== v30 ==
==> flow/design.v <==
module ALU (a,b,ctrl,res,R15,res_we,R15_we);
	input signed [15:0] a,b;
	input [3:0] ctrl;
	output reg signed [15:0] res;
	output reg signed [15:0] R15;
	output reg res_we, R15_we;
	always@(*)begin
		res = 16'sd0;
		R15 = 16'sd0;
		res_we = 1'b1;
		R15_we = 1'b0;
		case(ctrl)
			3'b000: begin
						res = a + b;
					end
			3'b001: begin
						res = a - b;
					end
			3'b010: begin
						{R15,res} = a * b;
						R15_we = 1'b1;
					end
			3'b011: begin
						R15_we = 1'b1;
						if (b == 16'sd0) begin
							res = -16'sd1;
							R15 = a;
						end
						else begin
							res = a / b;
							R15 = a % b;
						end
					end
			3'b100: begin
						res = a & b;
					end
			3'b101: begin
						res = a | b;
					end
			default: begin
						res_we = 1'b0;
					end
		endcase
	end
endmodule
module alu16(clk, rst, a, b, ctrl, res, R15);
	input clk, rst;
	input [15:0] a, b;
	input [3:0] ctrl;
	output reg [15:0] res;
	output reg [15:0] R15;
	wire [15:0] alu_res, alu_R15;
	wire res_we, R15_we;
	ALU u_alu(.a(a), .b(b), .ctrl(ctrl), .res(alu_res), .R15(alu_R15), .res_we(res_we), .R15_we(R15_we));
	always @(posedge clk, negedge rst) begin
		if (~rst) begin
			res <= 16'h0000;
			R15 <= 16'h0000;
		end
		else begin
			if (res_we)
				res <= alu_res;
			if (R15_we)
				R15 <= alu_R15;
		end
	end
endmodule
export LEC_CHECK = 0
export ABC_AREA = 1
export CAP_MARGIN = 20
export CORE_MARGIN = 2
export CORE_UTILIZATION = 72
export CTS_CLUSTER_DIAMETER = 371
export CTS_CLUSTER_SIZE = 97
export HOLD_SLACK_MARGIN = -0.09
export PLACE_DENSITY = 0.86
export SETUP_SLACK_MARGIN = 1.0
export SLEW_MARGIN = 20
export TNS_END_PERCENT = 5
create_clock -name core_clock -period 20.8 [get_ports {clk}]
run.sh (not shown) runs the stock make flow with config.mk's settings and CLKGATE_MAP_FILE=.
v30 got as far as clock tree synthesis (4_1_cts), where a tool error ended the run.
Input-level comparison between v1 and v30:
Settings: a deleted HOLD_SLACK_MARGIN that had been -0.09; a deleted PLACE_DENSITY that had been 0.86; a change of CTS_CLUSTER_DIAMETER from 371 to 163; a change of CORE_UTILIZATION from 72 to 54; a deleted TNS_END_PERCENT that had been 5; a change of CTS_CLUSTER_SIZE from 97 to 98; a change of the clock period (ns, I/O delays scaled along) from 20.8 to 21.8.
==> results <==
As for a clean layout from v1 and v30, there is none.
The chip height in v30 is 0.869 times that in v1.
Against v30, v1 reports a total placed cells including tap cells that is higher.
On average size of a mapped cell, v1 and v30 are basically level.
Lower minimum setup slack after placement goes to v30 over v1.
v1 vs. v30: die area now larger, gate count after technology mapping comparable.
Sort v1 and v30 by placeable core area, descending, and v1 comes first.
Placement-stage cell area, v1 and v30: smaller value in v30
Compared v30 against v1; fraction of registers with async set or reset after synthesis within noise.
[inputs] v55 vs v1
Settings: PLACE_DENSITY now 0.41, previously not set; CTS_CLUSTER_DIAMETER no longer set, was 163; TNS_END_PERCENT now 15, previously not set; SETUP_SLACK_MARGIN no longer set, was 1.0; CORE_UTILIZATION now 72, was 54; CTS_CLUSTER_SIZE now 100, was 98; the clock period (ns, I/O delays scaled along) now 21.5, was 21.8.
==> comparison <==
- v55: it failed with a tool error in clock tree synthesis (4_1_cts), so there are no final results.
- STATUS run=v1 STAGES=ALL_DONE FINAL_CHECKS=FAILED CAUSE=setup timing
- The global placer's final weighted congestion in v55 is 1.11 times that in v1.
- Starting density of the core (higher): v55
- v55 vs. v1: number of placement rows went down; total core area went down; synthesized area did not really move.
--- input diff v55..v8 ---
Settings: changing CORE_UTILIZATION from 72 to 58; setting SETUP_SLACK_MARGIN to 5.0 for the first time; setting CTS_CLUSTER_DIAMETER to 24 for the first time; changing TNS_END_PERCENT from 15 to 5; removing PLACE_DENSITY (formerly 0.41); removing CTS_CLUSTER_SIZE (formerly 100).
Notes after the runs:
- Of v55 and v8, only v55 never reached the final stage.
- v55 did not finish; the tool stopped in clock tree synthesis (4_1_cts) with error DPL-0038.
- For the floorplan die area, v8 came in 24% higher than v55 did.
- Summary of v8 over v55: row count picked up an extra 8; share of the core filled by cells before placement fell by 15 points; cell area after placement went up; chip area from the yosys synthesis statistics barely changed.
> inputs changed (v8 -> v56)
Settings: swapping 58 for 71 in CORE_UTILIZATION; clearing ABC_AREA, which used to be 1; putting PLACE_DENSITY_LB_ADDON at 0.0 where nothing was set; clearing CTS_CLUSTER_DIAMETER, which used to be 24; swapping 21.5 for 40.0 in the clock period (ns, I/O delays scaled along).
--- outcome ---
On chip area estimate from yosys synthesis, v56 and v8 are basically level. Taking v8 as the reference point, the instance area at placement of v56 falls by 5500 um2. Across both runs, number of buffers inserted by post-CTS setup repair was higher for v56 than for v8. Comparing v56 against v8, there is no change at all in synthesized flop and latch total. v56 against v8: area share of and-or/or-and cells after synthesis now larger, half-perimeter wire length after placement has decreased. Tool error GRT-0232 stopped v56 during global routing (5_1_grt); no final results.
Changes in v48 relative to v56:
Settings: swapping 2 for 9 in CORE_MARGIN; clearing SETUP_SLACK_MARGIN, which used to be 5.0; swapping 71 for 34 in CORE_UTILIZATION; putting PLACE_DENSITY at 0.91 where nothing was set; putting ABC_AREA at 0 where nothing was set; swapping 5 for 15 in TNS_END_PERCENT; clearing PLACE_DENSITY_LB_ADDON, which used to be 0.0; putting CTS_CLUSTER_DIAMETER at 304 where nothing was set; putting CTS_CLUSTER_SIZE at 93 where nothing was set.
==> results <==
- Every stage of the flow completed for v48, and the final layout passed the timing, design-rule and antenna checks.
- [compare] base=v56 new=v48: count of boundary I/O pins comparable; number of buffers on the longest clock path stayed essentially flat; number of buffers added to fix hold violations after cts level; instance count after placement with tap cells included went up by 550; height of the die went up.
- Diff v56 -> v48: initial standard-cell utilization of the core decreased 37 points, synthesized cell count essentially unchanged.
- Comparing instance area at placement for v56 and v48, the smaller number came from v56.
- Comparing post-DP HPWL for v56 and v48, the bigger number came from v48.
- Routability-driven placement congestion ratio was higher in the run labelled v56.
- Of v48 and v56, it is v48 that has the higher full die area.

========
## run A
// alu16: RTL as listed in full above, without the edits since
clock: 30.8 ns
lec_check: 0
abc_area: 1
cap_margin: 20
cell_pad_in_sites_detail_placement: 1
cell_pad_in_sites_global_placement: 0
core_aspect_ratio: 0.65
core_margin: 2
core_utilization: 72
cts_cluster_size: 88
gpl_timing_driven: 1
place_density_lb_addon: 0.01
setup_slack_margin: 0.99
slew_margin: 20
Run A did not make it past detailed placement, where a tool error ended it.
Relative to run A, the following input files were edited for run B:
Settings: swapping 0 for 2 in CELL_PAD_IN_SITES_GLOBAL_PLACEMENT; swapping 30.8 for 40.0 in the clock period (ns, I/O delays scaled along).
--- outcome ---
- Yosys stat cell total of run B is on par with run A.
- On die area, run A and run B are basically level.
- Run B terminated abnormally: global placement without I/O reported FLW-0024.
- Comparing run B against run A, there is no change at all in synthesized instance count.
- From run B to run A, area fraction in full adders, half adders and majority gates did not move at all.

========
lane 2:
RTL: the design.v shown in full above, as it stands there.
clock: 12.5 ns
lec_check: 0
cap_margin: 20
cell_pad_in_sites_detail_placement: 0
cell_pad_in_sites_global_placement: 0
core_margin: 3
core_utilization: 58
cts_cluster_diameter: 359
gpl_routability_driven: 0
max_routing_layer: met4
min_routing_layer: met1
place_density: 0.76
setup_slack_margin: 0.3
slew_margin: 20
tns_end_percent: 50
Lane 2: it failed during global routing, and the tool reported GRT-0232.
> inputs changed (lane 2 -> lane 5)
# lane 2
export LEC_CHECK = 0
export CAP_MARGIN = 20
export CELL_PAD_IN_SITES_DETAIL_PLACEMENT = 0
export CELL_PAD_IN_SITES_GLOBAL_PLACEMENT = 0
export CORE_MARGIN = 3
export CORE_UTILIZATION = 58
export CTS_CLUSTER_DIAMETER = 359
export GPL_ROUTABILITY_DRIVEN = 0
export MAX_ROUTING_LAYER = met4
export MIN_ROUTING_LAYER = met1
export PLACE_DENSITY = 0.76
export SETUP_SLACK_MARGIN = 0.3
export SLEW_MARGIN = 20
export TNS_END_PERCENT = 50
create_clock -name core_clock -period 12.5 [get_ports {clk}]
# lane 5
export LEC_CHECK = 0
export ABC_AREA = 1
export CAP_MARGIN = 20
export CELL_PAD_IN_SITES_DETAIL_PLACEMENT = 0
export CELL_PAD_IN_SITES_GLOBAL_PLACEMENT = 3
export CORE_ASPECT_RATIO = 1.99
export CORE_MARGIN = 3
export CORE_UTILIZATION = 35
export CTS_CLUSTER_DIAMETER = 359
export CTS_CLUSTER_SIZE = 99
export GPL_ROUTABILITY_DRIVEN = 0
export GPL_TIMING_DRIVEN = 0
export MAX_ROUTING_LAYER = met4
export MIN_ROUTING_LAYER = met1
export PLACE_DENSITY_LB_ADDON = 0.29
export SETUP_SLACK_MARGIN = -2.0
export SLEW_MARGIN = 20
export TNS_END_PERCENT = 30
create_clock -name core_clock -period 31.6 [get_ports {clk}]
Notes after the runs:
Every stage of lane 5 finished as expected; the final checks, on the other hand, flagged negative setup slack, which means the layout fails. Looking at area of placed instances across lane 2 and lane 5, the one that comes out lower is lane 5. Looking at number of gates given a new drive strength after cts, lane 5 sits 23 lower than lane 2 does. Side by side, area fraction in compound gates turned out lower in lane 5 than in lane 2. | worst slack at placement | lower: lane 2 |. The horizontal die dimension in lane 5 sits 8.4% below the value recorded for lane 2.

========
RTL: the design.v shown in full above, as it stands there.
==> flow/config.mk <==
export PLATFORM = sky130hd
export DESIGN_NAME = alu16
export DESIGN_NICKNAME = alu16
export VERILOG_FILES = /design/flow/design.v
export SDC_FILE = /design/flow/constraint.sdc
export NUM_CORES = 4
export LEC_CHECK = 0
export CAP_MARGIN = 20
export CORE_MARGIN = 2
export CORE_UTILIZATION = 65
export SETUP_SLACK_MARGIN = 5.0
export SLEW_MARGIN = 20
==> flow/constraint.sdc <==
create_clock -name core_clock -period 40.0 [get_ports {clk}]
set_input_delay 8.0000 -clock core_clock [delete_from_list [all_inputs] [get_ports {clk}]]
set_output_delay 8.0000 -clock core_clock [all_outputs]
set_load 0.01 [all_outputs]
The first run finished clean.
Rerun with:
--- a/flow/config.mk
+++ b/flow/config.mk
@@ -9,3 +9,5 @@
 export CORE_MARGIN = 2
-export CORE_UTILIZATION = 65
+export CORE_UTILIZATION = 69
+export CTS_CLUSTER_DIAMETER = 219
+export CTS_CLUSTER_SIZE = 15
 export SETUP_SLACK_MARGIN = 5.0
Outcome: With this change the flow never finished: it broke off in 5_1_grt with GRT-0232; die area came out lower by about 6%; synthesized cell count is unchanged; area after synthesis stays the same.
Rerun with:
==> flow/config.mk (replaced) <==
export PLATFORM = sky130hd
export DESIGN_NAME = alu16
export DESIGN_NICKNAME = alu16
export VERILOG_FILES = /design/flow/design.v
export SDC_FILE = /design/flow/constraint.sdc
export NUM_CORES = 4
export LEC_CHECK = 0
export ABC_AREA = 0
export CAP_MARGIN = 20
export CORE_MARGIN = 9
export CORE_UTILIZATION = 58
export CTS_CLUSTER_DIAMETER = 304
export CTS_CLUSTER_SIZE = 99
export SLEW_MARGIN = 20
export TNS_END_PERCENT = 15
This time the run passed the timing, design-rule and antenna checks.
Synthesized area does not change.
Die area rises by 36%.
Synthesized cell count does not change.
Rerun with:
==> flow/config.mk (replaced) <==
export PLATFORM = sky130hd
export DESIGN_NAME = alu16
export DESIGN_NICKNAME = alu16
export VERILOG_FILES = /design/flow/design.v
export SDC_FILE = /design/flow/constraint.sdc
export NUM_CORES = 4
export LEC_CHECK = 0
export ABC_AREA = 1
export CAP_MARGIN = 20
export CORE_MARGIN = 2
export CORE_UTILIZATION = 57
export GPL_TIMING_DRIVEN = 1
export SETUP_SLACK_MARGIN = 0.99
export SLEW_MARGIN = 20
Effect: The changed run finished with timing, DRC and antenna clean; routed wire length drops by 9.9%; sequential power is higher by 10%; power decreases by 31%; first-iteration DRC count rose by 7.5%; final area shrinks by 4.0%; global-route usage is higher by 1.6 points.

========
RTL: the design.v shown in full above, as it stands there.
==> flow/config.mk <==
export PLATFORM = sky130hd
export DESIGN_NAME = alu16
export DESIGN_NICKNAME = alu16
export VERILOG_FILES = /design/flow/design.v
export SDC_FILE = /design/flow/constraint.sdc
export NUM_CORES = 4
export LEC_CHECK = 0
export CAP_MARGIN = 20
export CELL_PAD_IN_SITES_DETAIL_PLACEMENT = 0
export CELL_PAD_IN_SITES_GLOBAL_PLACEMENT = 1
export CORE_MARGIN = 3
export CORE_UTILIZATION = 48
export CTS_CLUSTER_DIAMETER = 359
export GPL_ROUTABILITY_DRIVEN = 0
export MAX_ROUTING_LAYER = met4
export MIN_ROUTING_LAYER = met1
export PLACE_DENSITY = 0.76
export SETUP_SLACK_MARGIN = 0.3
export SLEW_MARGIN = 20
export TNS_END_PERCENT = 50
==> flow/constraint.sdc <==
create_clock -name core_clock -period 12.5 [get_ports {clk}]
set_input_delay 2.5000 -clock core_clock [delete_from_list [all_inputs] [get_ports {clk}]]
set_output_delay 2.5000 -clock core_clock [all_outputs]
set_load 0.01 [all_outputs]
The first run ran to the end with violations: negative setup slack.
Edit:
- ABC_AREA: not set -> 1
- CELL_PAD_IN_SITES_GLOBAL_PLACEMENT: 1 -> 3
- CORE_ASPECT_RATIO: not set -> 1.99
- CORE_UTILIZATION: 48 -> 35
- CTS_CLUSTER_SIZE: not set -> 99
- GPL_TIMING_DRIVEN: not set -> 0
- SETUP_SLACK_MARGIN: 0.3 -> 5.0
- clock period: 12.5 -> 31.6 ns (I/O delays scaled with it)
The new run finished with negative setup slack left.
Wire length is higher by 7.3%.
Total power is lower by 75%.
Core utilization is lower by 23 points.
Synthesized area stays flat.
Worst hold slack improved by 12 ps.
Flip-flop count does not change.
Register-to-register slack improved by 19000 ps.
Die size is higher by 37%.
Final area is lower by 5.4%.
Via count is lower by 7.5%.
Global-route usage is lower by 7.2 points.
Edit:
- ABC_AREA: 1 -> not set
- CELL_PAD_IN_SITES_DETAIL_PLACEMENT: 0 -> not set
- CELL_PAD_IN_SITES_GLOBAL_PLACEMENT: 3 -> not set
- CORE_ASPECT_RATIO: 1.99 -> not set
- CORE_MARGIN: 3 -> 2
- CORE_UTILIZATION: 35 -> 68
- CTS_CLUSTER_DIAMETER: 359 -> 28
- CTS_CLUSTER_SIZE: 99 -> not set
- GPL_ROUTABILITY_DRIVEN: 0 -> not set
- GPL_TIMING_DRIVEN: 0 -> not set
- MIN_ROUTING_LAYER: met1 -> not set
- PLACE_DENSITY: 0.76 -> not set
- TNS_END_PERCENT: 50 -> not set
- clock period: 31.6 -> 40.0 ns (I/O delays scaled with it)
After rerunning:
- The new run ended with an error in 5_1_grt, error GRT-0232
- synthesized cell count drops by about a fifth
- die size drops by well over a third
- area after synthesis barely changes
Edit:
- CORE_UTILIZATION: 68 -> 65
- MAX_ROUTING_LAYER: met4 -> not set
The changed run finished clean.
Area after synthesis does not change.
Die area came out higher by a few percent.
Synthesized cell count stays the same.

========
// alu16: RTL as listed in full above, without the edits since
Settings: LEC_CHECK=0, CAP_MARGIN=20, CORE_MARGIN=2, CORE_UTILIZATION=40, SETUP_SLACK_MARGIN=1.0, SLEW_MARGIN=20; clock period 40.0 ns.
The starting point completed with no timing, DRC or antenna violations.
Edit:
Settings changed: ABC_AREA set to 1, CORE_MARGIN 2 to 9, CORE_UTILIZATION 40 to 58, CTS_CLUSTER_DIAMETER set to 304, CTS_CLUSTER_SIZE set to 93, SETUP_SLACK_MARGIN 1.0 to not set, TNS_END_PERCENT set to 15.
Area after synthesis barely changes.
Cell area drops by 9.4%.
Fmax climbs by 2.6%.
Cell count climbs by 3.4%.
Critical path depth climbs by 60.
Utilization climbs by 16 points.
Via count stays flat.
Setup slack is better by 0.98 ns.
Edit:
Settings changed: ABC_AREA 1 to not set, CORE_MARGIN 9 to 2, CORE_UTILIZATION 58 to 71, CTS_CLUSTER_DIAMETER 304 to 28, CTS_CLUSTER_SIZE 93 to 15, PLACE_DENSITY_LB_ADDON set to 0.27, SETUP_SLACK_MARGIN set to 5.0, TNS_END_PERCENT 15 to not set.
Result:
- The new run died in 5_1_grt on GRT-0232
- die size goes down by about 30%
- synthesized area hardly moves
- synthesized cell count goes down by about 15%
Edit:
Settings changed: CORE_UTILIZATION 71 to 65, CTS_CLUSTER_DIAMETER 28 to 24, CTS_CLUSTER_SIZE 15 to not set, PLACE_DENSITY_LB_ADDON 0.27 to not set, TNS_END_PERCENT set to 5.
After rerunning:
- The new run finished clean
- synthesized area does not change
- die size goes up by roughly a tenth
- synthesized cell count is unchanged
Power and IR drop assume default switching activity.
